P:
==> flow/design.v (excerpt) <==
module project_euler_17(
  input clk,
  input reset,
  output reg [3:0] ones_digit,
  output reg [3:0] tens_digit,
  output reg [3:0] hundreds_digit,
  output reg [15:0] letter_count,
  output reg done
);
clock: 5.86 ns
lec_check: 0
cap_margin: 35
core_margin: 2
core_utilization: 66
cts_cluster_diameter: 347
cts_cluster_size: 49
setup_slack_margin: -0.44
slew_margin: 20
run.sh (not shown) runs the stock make flow with config.mk's settings and CLKGATE_MAP_FILE=.
Every stage of P finished as expected; the final checks, on the other hand, flagged negative setup slack, which means the layout fails.
Here is what was changed in the inputs of Q compared with P.
Settings: CTS_CLUSTER_SIZE no longer set, was 49; CAP_MARGIN now 20, was 35; SETUP_SLACK_MARGIN no longer set, was -0.44; CORE_UTILIZATION now 59, was 66; CTS_CLUSTER_DIAMETER no longer set, was 347; the clock period (ns, I/O delays scaled along) now 6.98, was 5.86.
[summary]
Against P, number of placed instances, taps included in Q fell slightly.
Net switching power figure: lower on Q
For the internal power component, Q came in about 23% lower than P did.
P has a higher total via count after detailed routing than Q.
Compare P and Q | worst setup margin lower: P
Changes observed in Q relative to P: fraction of met2 tracks used by global routing decreased 8.4 points; net switching share of the total power saw an increase; total leakage power decreased 6.3%.
Q ended with more power share of the combinational group than P.
Q ends up with a final core utilization that is 11 points lower than in P.
Q: no failed stages, no open violations at the end
As of Q, achievable frequency had fallen by a little under 10% compared to P.
Relative to Q, the following input files were edited for R:
Settings: CTS_CLUSTER_DIAMETER newly set to 31; CORE_UTILIZATION changed from 59 to 65; the clock period (ns, I/O delays scaled along) changed from 6.98 to 5.57.
==> comparison <==
- To summarise R: no stage aborted, but the layout did not pass its checks, failing on negative setup slack.
- | worst-case headroom to the max-slew limit | R vs Q | 11 points lower |
- Diff Q -> R: utilization picked up an extra 16 points, sequential share of cell area went down by 2.2 points, area growth from synthesis to layout climbed 13 points, number of nets in the finished design now larger.
- When the final numbers for R and Q were put side by side, the internal power consumption turned out to be smaller in Q.
- | global routing met2 resource utilization | higher: R |
- R against Q; power of the sequential group is up by more than a quarter.
- Looking at post-CTS resize count, R sits above Q.

## run A
project_euler_17 again, from the RTL that the note above started with.
==> flow/config.mk <==
export PLATFORM = sky130hd
export DESIGN_NAME = project_euler_17
export DESIGN_NICKNAME = project_euler_17
export VERILOG_FILES = /design/flow/design.v
export SDC_FILE = /design/flow/constraint.sdc
export NUM_CORES = 4
export LEC_CHECK = 0
export ABC_AREA = 0
export CAP_MARGIN = 0
export CELL_PAD_IN_SITES_DETAIL_PLACEMENT = 0
export CELL_PAD_IN_SITES_GLOBAL_PLACEMENT = 2
export CORE_ASPECT_RATIO = 1.86
export CORE_MARGIN = 2
export CORE_UTILIZATION = 43
export CTS_CLUSTER_DIAMETER = 28
export CTS_CLUSTER_SIZE = 36
export GPL_ROUTABILITY_DRIVEN = 1
export GPL_TIMING_DRIVEN = 1
export MAX_ROUTING_LAYER = met5
export MIN_ROUTING_LAYER = met1
export PLACE_DENSITY_LB_ADDON = 0.08
export SLEW_MARGIN = 0
==> flow/constraint.sdc <==
create_clock -name core_clock -period 9.58 [get_ports {clk}]
set_input_delay 1.9160 -clock core_clock [delete_from_list [all_inputs] [get_ports {clk}]]
set_output_delay 1.9160 -clock core_clock [all_outputs]
set_load 0.01 [all_outputs]
Input changes introduced in run B (baseline for comparison: run A):
- putting PLACE_DENSITY at 0.8 where nothing was set
- swapping 43 for 64 in CORE_UTILIZATION
- clearing GPL_TIMING_DRIVEN, which used to be 1
- putting SETUP_SLACK_MARGIN at 2.24 where nothing was set
- clearing ABC_AREA, which used to be 0
- clearing CTS_CLUSTER_SIZE, which used to be 36
- clearing MIN_ROUTING_LAYER, which used to be met1
- putting TNS_END_PERCENT at 25 where nothing was set
- clearing PLACE_DENSITY_LB_ADDON, which used to be 0.08
- clearing CELL_PAD_IN_SITES_GLOBAL_PLACEMENT, which used to be 2
- clearing CTS_CLUSTER_DIAMETER, which used to be 28
- putting HOLD_SLACK_MARGIN at 0.3 where nothing was set
- swapping 0 for 40 in SLEW_MARGIN
- swapping 1.86 for 0.5 in CORE_ASPECT_RATIO
--- outcome ---
Min met1 routed wirelength after detailed routing across run B and run A: run A. The setup slack of run B is larger than that of run A. In the floorplan summary, run B is listed with a die area less than that of run A. On residual overflow from global routing, run B tracks run A almost exactly. Final-layout clock buffer total in run B is 1 below run A. Relative to run A, the static leakage of run B is lower by 0.032 nW. As far as detailed-router iteration count before antenna repair goes, run A and run B are indistinguishable; the numbers are identical. Run A → run B: biggest cell delay along the critical path held steady, design area shrank by 2.9%, power per unit of standard cell area shrank by 11%. Going from run A to run B, the clock share of power was found to have gone down by 10 points.
The following lists how run C was set up differently from run B:
- TNS_END_PERCENT no longer set, was 25
- HOLD_SLACK_MARGIN no longer set, was 0.3
- CORE_UTILIZATION now 48, was 64
- CTS_CLUSTER_DIAMETER now 256, previously not set
- CTS_CLUSTER_SIZE now 36, previously not set
- SLEW_MARGIN now 0, was 40
- PLACE_DENSITY no longer set, was 0.8
- PLACE_DENSITY_LB_ADDON now 0.05, previously not set
- CORE_ASPECT_RATIO now 1.03, was 0.5
- SETUP_SLACK_MARGIN now 1.73, was 2.24
- ABC_AREA now 1, previously not set
### Flow results
No run among run C and run B stopped early or left any final violation; all are clean.
Relative to run B, share of cell area taken by muxes after synthesis has decreased by 1.8 points in run C.
Re all-layer global routing usage: run C and run B aren't equal, and the higher value belongs to run B.
Sort run C and run B by minimum clock period asc -> top: run C
The inputs of run D differ from those of run C as listed below.
- a change of CORE_ASPECT_RATIO from 1.03 to 0.5
- a deleted CTS_CLUSTER_DIAMETER that had been 256
- a change of SLEW_MARGIN from 0 to 40
- a change of CORE_UTILIZATION from 48 to 64
- an added HOLD_SLACK_MARGIN of 0.06
- an added TNS_END_PERCENT of 25
- a deleted PLACE_DENSITY_LB_ADDON that had been 0.05
- a change of SETUP_SLACK_MARGIN from 1.73 to 2.24
- an added PLACE_DENSITY of 0.8
- a deleted CTS_CLUSTER_SIZE that had been 36
- a deleted ABC_AREA that had been 1
## What came out
Relative contribution of combinational cells to total power, run C and run D: larger value in run D
Diff run C -> run D | sequential share of layout area | decrease of 0.98 points
Run D | status: complete | timing, DRC, antenna: pass
Run D packs its core tighter than run C.
Run D: power share of the clock group higher than run C
Cmp run D vs run C: clock tree buffer count of the final layout higher in run D
The met3 capacity usage during global routing number comes out higher for run D vs run C.

Starting RTL as in the previous note.
make LEC_CHECK=0 CAP_MARGIN=20 CORE_MARGIN=2 CORE_UTILIZATION=72 CTS_CLUSTER_DIAMETER=375 CTS_CLUSTER_SIZE=100 PLACE_DENSITY=0.42 SLEW_MARGIN=20 finish   # period 4.86 ns
The starting point ended with an error in clock tree synthesis.
Edit:
--- a/flow/config.mk
+++ b/flow/config.mk
@@ -8,7 +8,4 @@
 export CAP_MARGIN = 20
 export CORE_MARGIN = 2
-export CORE_UTILIZATION = 72
-export CTS_CLUSTER_DIAMETER = 375
-export CTS_CLUSTER_SIZE = 100
-export PLACE_DENSITY = 0.42
+export CORE_UTILIZATION = 45
 export SLEW_MARGIN = 20
==> flow/constraint.sdc (replaced) <==
create_clock -name core_clock -period 6.44 [get_ports {clk}]
set_input_delay 1.2880 -clock core_clock [delete_from_list [all_inputs] [get_ports {clk}]]
set_output_delay 1.2880 -clock core_clock [all_outputs]
set_load 0.01 [all_outputs]
The new run passed the timing, DRC and antenna checks. Area after synthesis does not change. Die area grows by 56%. Synthesized cell count does not change.
Edit:
--- a/flow/config.mk
+++ b/flow/config.mk
@@ -7,5 +7,7 @@
 export LEC_CHECK = 0
 export CAP_MARGIN = 20
+export CORE_ASPECT_RATIO = 0.5
 export CORE_MARGIN = 2
-export CORE_UTILIZATION = 45
+export CORE_UTILIZATION = 65
 export SLEW_MARGIN = 20
+export TNS_END_PERCENT = 10
==> flow/constraint.sdc (replaced) <==
create_clock -name core_clock -period 10.0 [get_ports {clk}]
set_input_delay 2.0000 -clock core_clock [delete_from_list [all_inputs] [get_ports {clk}]]
set_output_delay 2.0000 -clock core_clock [all_outputs]
set_load 0.01 [all_outputs]
Worst setup slack gains 2600 ps.
Total power falls by a quarter to a third.
Register-to-register slack gains 2600 ps.
Global-route usage rises by 7.8 points.
Non-clock buffer count falls by 19.
Hold slack gains 20 ps.
Design area falls by a few percent.
Sequential power falls by a quarter to a third.
Flip-flop count stays the same.
Edit:
--- a/flow/config.mk
+++ b/flow/config.mk
@@ -7,7 +7,8 @@
 export LEC_CHECK = 0
 export CAP_MARGIN = 20
-export CORE_ASPECT_RATIO = 0.5
 export CORE_MARGIN = 2
-export CORE_UTILIZATION = 65
+export CORE_UTILIZATION = 40
+export CTS_CLUSTER_DIAMETER = 144
+export CTS_CLUSTER_SIZE = 93
+export PLACE_DENSITY = 0.38
 export SLEW_MARGIN = 20
-export TNS_END_PERCENT = 10
Outcome:
- The changed run ran to the end with no violations
- clock-buffer cell count goes up by 1
- cell count goes up by 9.8%
- area after synthesis stays the same
- global-route usage goes down by 8.6 points

v6:
Starting RTL as in the previous note.
clock: 9.58 ns
lec_check: 0
cap_margin: 20
cell_pad_in_sites_detail_placement: 1
core_aspect_ratio: 1.03
core_margin: 2
core_utilization: 48
cts_cluster_diameter: 256
cts_cluster_size: 36
gpl_routability_driven: 1
max_routing_layer: met5
place_density_lb_addon: 0.05
setup_slack_margin: 1.73
slew_margin: 0
The final layout from v6, which completed every stage, passed the timing, DRC and antenna checks at the end of the flow.
Changes in v7 relative to v6:
# v6
export LEC_CHECK = 0
export CAP_MARGIN = 20
export CELL_PAD_IN_SITES_DETAIL_PLACEMENT = 1
export CORE_ASPECT_RATIO = 1.03
export CORE_MARGIN = 2
export CORE_UTILIZATION = 48
export CTS_CLUSTER_DIAMETER = 256
export CTS_CLUSTER_SIZE = 36
export GPL_ROUTABILITY_DRIVEN = 1
export MAX_ROUTING_LAYER = met5
export PLACE_DENSITY_LB_ADDON = 0.05
export SETUP_SLACK_MARGIN = 1.73
export SLEW_MARGIN = 0
create_clock -name core_clock -period 9.58 [get_ports {clk}]
# v7
export LEC_CHECK = 0
export ABC_AREA = 1
export CAP_MARGIN = 0
export CELL_PAD_IN_SITES_DETAIL_PLACEMENT = 0
export CELL_PAD_IN_SITES_GLOBAL_PLACEMENT = 2
export CORE_ASPECT_RATIO = 1.03
export CORE_MARGIN = 2
export CORE_UTILIZATION = 43
export CTS_CLUSTER_DIAMETER = 28
export CTS_CLUSTER_SIZE = 36
export GPL_ROUTABILITY_DRIVEN = 1
export GPL_TIMING_DRIVEN = 0
export HOLD_SLACK_MARGIN = 0.03
export MAX_ROUTING_LAYER = met5
export MIN_ROUTING_LAYER = met2
export PLACE_DENSITY_LB_ADDON = 0.08
export SETUP_SLACK_MARGIN = 1.6
export SLEW_MARGIN = 0
create_clock -name core_clock -period 9.58 [get_ports {clk}]
==> comparison <==
More vias were needed by v7 than by v6. Going from v6 to v7, area overhead of the layout relative to synthesis grows by 5.8 points. From v6 to v7 the numbers moved as follows: clock slew seen by the registers of the worst setup and hold paths comparable, worst reg2reg path depth now larger, die extent in y now larger, routed wire length on met2 now smaller, logic depth of the worst setup path including buffers now larger. Diode insertion count for antenna repair: v6 vs v7 identical. Combined global-route utilization of all metal layers (lower): v6. | summed area of non-filler cells in the final layout | v7 vs v6 | 110 um2 lower |. Compared to v6, v7 has non-clock buffer count 16% higher.

project_euler_17 again, from the RTL that the note above started with.
Design project_euler_17, start of the top module:
module project_euler_17(
  input clk,
  input reset,
  output reg [3:0] ones_digit,
  output reg [3:0] tens_digit,
  output reg [3:0] hundreds_digit,
  output reg [15:0] letter_count,
  output reg done
);
clock: 6.8 ns
lec_check: 0
abc_area: 1
cap_margin: 20
core_aspect_ratio: 0.5
core_margin: 2
core_utilization: 72
cts_cluster_diameter: 293
cts_cluster_size: 99
place_density: 0.36
slew_margin: 20
The first run produced a clean layout.
Change:
Settings changed: CORE_ASPECT_RATIO 0.5 to default, CORE_UTILIZATION 72 to 57, CTS_CLUSTER_DIAMETER 293 to default, CTS_CLUSTER_SIZE 99 to default, PLACE_DENSITY 0.36 to default, TNS_END_PERCENT from default to 15.
Clock period 6.8 ns to 3.88 ns, I/O delays scaled along.
The changed run failed in 5_1_grt.
Synthesized area is unchanged.
Synthesized cell count does not change.
Die area is higher by 24%.
Change:
Settings changed: CORE_UTILIZATION 57 to 65, TNS_END_PERCENT 15 to default.
Clock period 3.88 ns to 6.35 ns, I/O delays scaled along.
This time the run ran to the end with no violations. Synthesized cell count does not change. Area after synthesis is unchanged. Die size decreases by 12%.
Change:
Settings changed: ABC_AREA 1 to default, CORE_UTILIZATION 65 to 58, SETUP_SLACK_MARGIN from default to 1.7.
Clock period 6.35 ns to 6.8 ns, I/O delays scaled along.
=> Sequential power fell by about 5%; total power came out higher by 3.0%; die size goes up by 20%; hold slack improves by 0.026 ns; cell area rose by 29%; wire length increases by 56%; critical path depth fell by 8; register-to-register slack gains 0.30 ns.

Setup of v30:
Starting RTL as in the previous note.
==> flow/config.mk <==
export PLATFORM = sky130hd
export DESIGN_NAME = project_euler_17
export DESIGN_NICKNAME = project_euler_17
export VERILOG_FILES = /design/flow/design.v
export SDC_FILE = /design/flow/constraint.sdc
export NUM_CORES = 4
export LEC_CHECK = 0
export CAP_MARGIN = 5
export CORE_MARGIN = 2
export CORE_UTILIZATION = 68
export CTS_CLUSTER_DIAMETER = 31
export CTS_CLUSTER_SIZE = 24
export SLEW_MARGIN = 20
==> flow/constraint.sdc <==
create_clock -name core_clock -period 5.57 [get_ports {clk}]
set_input_delay 1.1140 -clock core_clock [delete_from_list [all_inputs] [get_ports {clk}]]
set_output_delay 1.1140 -clock core_clock [all_outputs]
set_load 0.01 [all_outputs]
v30 had finished all stages when the layout checks came back failing, citing negative setup slack.
## Diff of input files: v11 against v30
--- a/flow/config.mk
+++ b/flow/config.mk
@@ -8 +8,2 @@
-export CAP_MARGIN = 5
+export ABC_AREA = 1
+export CAP_MARGIN = 20
@@ -10,3 +11,2 @@
-export CORE_UTILIZATION = 68
-export CTS_CLUSTER_DIAMETER = 31
-export CTS_CLUSTER_SIZE = 24
+export CORE_UTILIZATION = 40
+export HOLD_SLACK_MARGIN = 0.11
==> flow/constraint.sdc <==
create_clock -name core_clock -period 10.0 [get_ports {clk}]
set_input_delay 2.0000 -clock core_clock [delete_from_list [all_inputs] [get_ports {clk}]]
set_output_delay 2.0000 -clock core_clock [all_outputs]
set_load 0.01 [all_outputs]
Both conditions hold for v11: the flow ran to the end and the final layout passed the timing, DRC and antenna checks. Going from v30 to v11, area after synthesis dropped about 8%, non-clock buffer count dropped 49. Against v30, v11 comes in 0.55 ns lower on arrival time at the worst endpoint. Re core utilization at floorplan: v11 is 30 points down on v30. For first-iteration DRC count, dividing the value from v30 by the value from v11 gives 11. Diff v30 -> v11: post-route total power went down about 50%, final cell area excluding filler cells went down about 19%.
diff inputs: v11 => v3
--- a/flow/config.mk
+++ b/flow/config.mk
@@ -8 +7,0 @@
-export ABC_AREA = 1
@@ -12 +11,3 @@
-export HOLD_SLACK_MARGIN = 0.11
+export CTS_CLUSTER_DIAMETER = 396
+export CTS_CLUSTER_SIZE = 10
+export PLACE_DENSITY = 0.39
Results
For first-pass GRT wire length, dividing the value from v3 by the value from v11 gives 1.12.
Taking v11 over v3, the buffer count excluding the clock tree in the final layout ratio works out to 0.939.
Re worst max-slew margin expressed relative to the limit: v3 and v11 aren't equal, and the higher value belongs to v3.
For v3 and v11, there was not a single run that failed to finish clean.
Average via count per standard cell ends up higher on v3.
v3 vs. v11: clock buffer and inverter area fraction after layout shrank by 0.20 points, time the final worst path needs with I/O delays and setup grew by 1.35 ns, average detailed-routed wire length per instance grew by about 27%.
The relative contribution of the clock network to total power on v3 is in line with that on v11.
Note that the clock group power recorded for v3 amounts to 1.06 times the value seen in v11.
Area added between synthesis and finish (lower): v3
Area after synthesis: v3 vs v11 up 8.5%
--- input diff v3..v49 ---
--- a/flow/config.mk
+++ b/flow/config.mk
@@ -7,0 +8 @@
+export ABC_AREA = 0
@@ -10,4 +11,5 @@
-export CORE_UTILIZATION = 40
-export CTS_CLUSTER_DIAMETER = 396
-export CTS_CLUSTER_SIZE = 10
-export PLACE_DENSITY = 0.39
+export CORE_UTILIZATION = 70
+export CTS_CLUSTER_SIZE = 58
+export HOLD_SLACK_MARGIN = 0.11
+export MAX_ROUTING_LAYER = met4
+export MIN_ROUTING_LAYER = met2
@@ -14,0 +17 @@
+export TNS_END_PERCENT = 45
### Flow results
Compare v3 and v49 | wire length after detailed routing lower: v3. v49 reports its last element of the critical path as letter_count[11]$_DFFE_PP0N_ while v3 reports letter_count[9]$_DFFE_PP0N_. v49 against v3: number of buffers other than clock buffers in the final layout now sits lower, relative area change from synthesis to final layout shows a reduction of 2.8 points.
[inputs] v17 vs v49
==> flow/config.mk <==
export PLATFORM = sky130hd
export DESIGN_NAME = project_euler_17
export DESIGN_NICKNAME = project_euler_17
export VERILOG_FILES = /design/flow/design.v
export SDC_FILE = /design/flow/constraint.sdc
export NUM_CORES = 4
export LEC_CHECK = 0
export CAP_MARGIN = 0
export CELL_PAD_IN_SITES_DETAIL_PLACEMENT = 2
export CORE_ASPECT_RATIO = 1.96
export CORE_MARGIN = 2
export CORE_UTILIZATION = 72
export GPL_ROUTABILITY_DRIVEN = 0
export MIN_ROUTING_LAYER = met1
export SLEW_MARGIN = 20
export TNS_END_PERCENT = 75
Reported for v17 and v49, average cell area after synthesis turned out identical to the last digit.
v17: DPL-0033 in detailed placement -> run aborted
Diff v17 and v49: core area lower in v17
Mux contribution to synthesized area: v17 vs v49 identical
Reported for v17 and v49, synthesized-area fraction occupied by adder cells turned out identical to the last digit.
Diff v49 -> v17 | initial cell density of the core | increase of 1.4 points
From v17 to v49, share of synthesized cell area in and, or, nand and nor gates did not move at all.
The vertical die size in v17 is 1.4 times that in v49.
As far as synthesized area goes, v49 and v17 are indistinguishable; the numbers are identical.
Number of cells in Yosys stat: v17 vs v49 identical
Per the comparison of v17 with v49, row count now larger, die area now smaller.
Power is estimated from default activity; no workload was simulated.
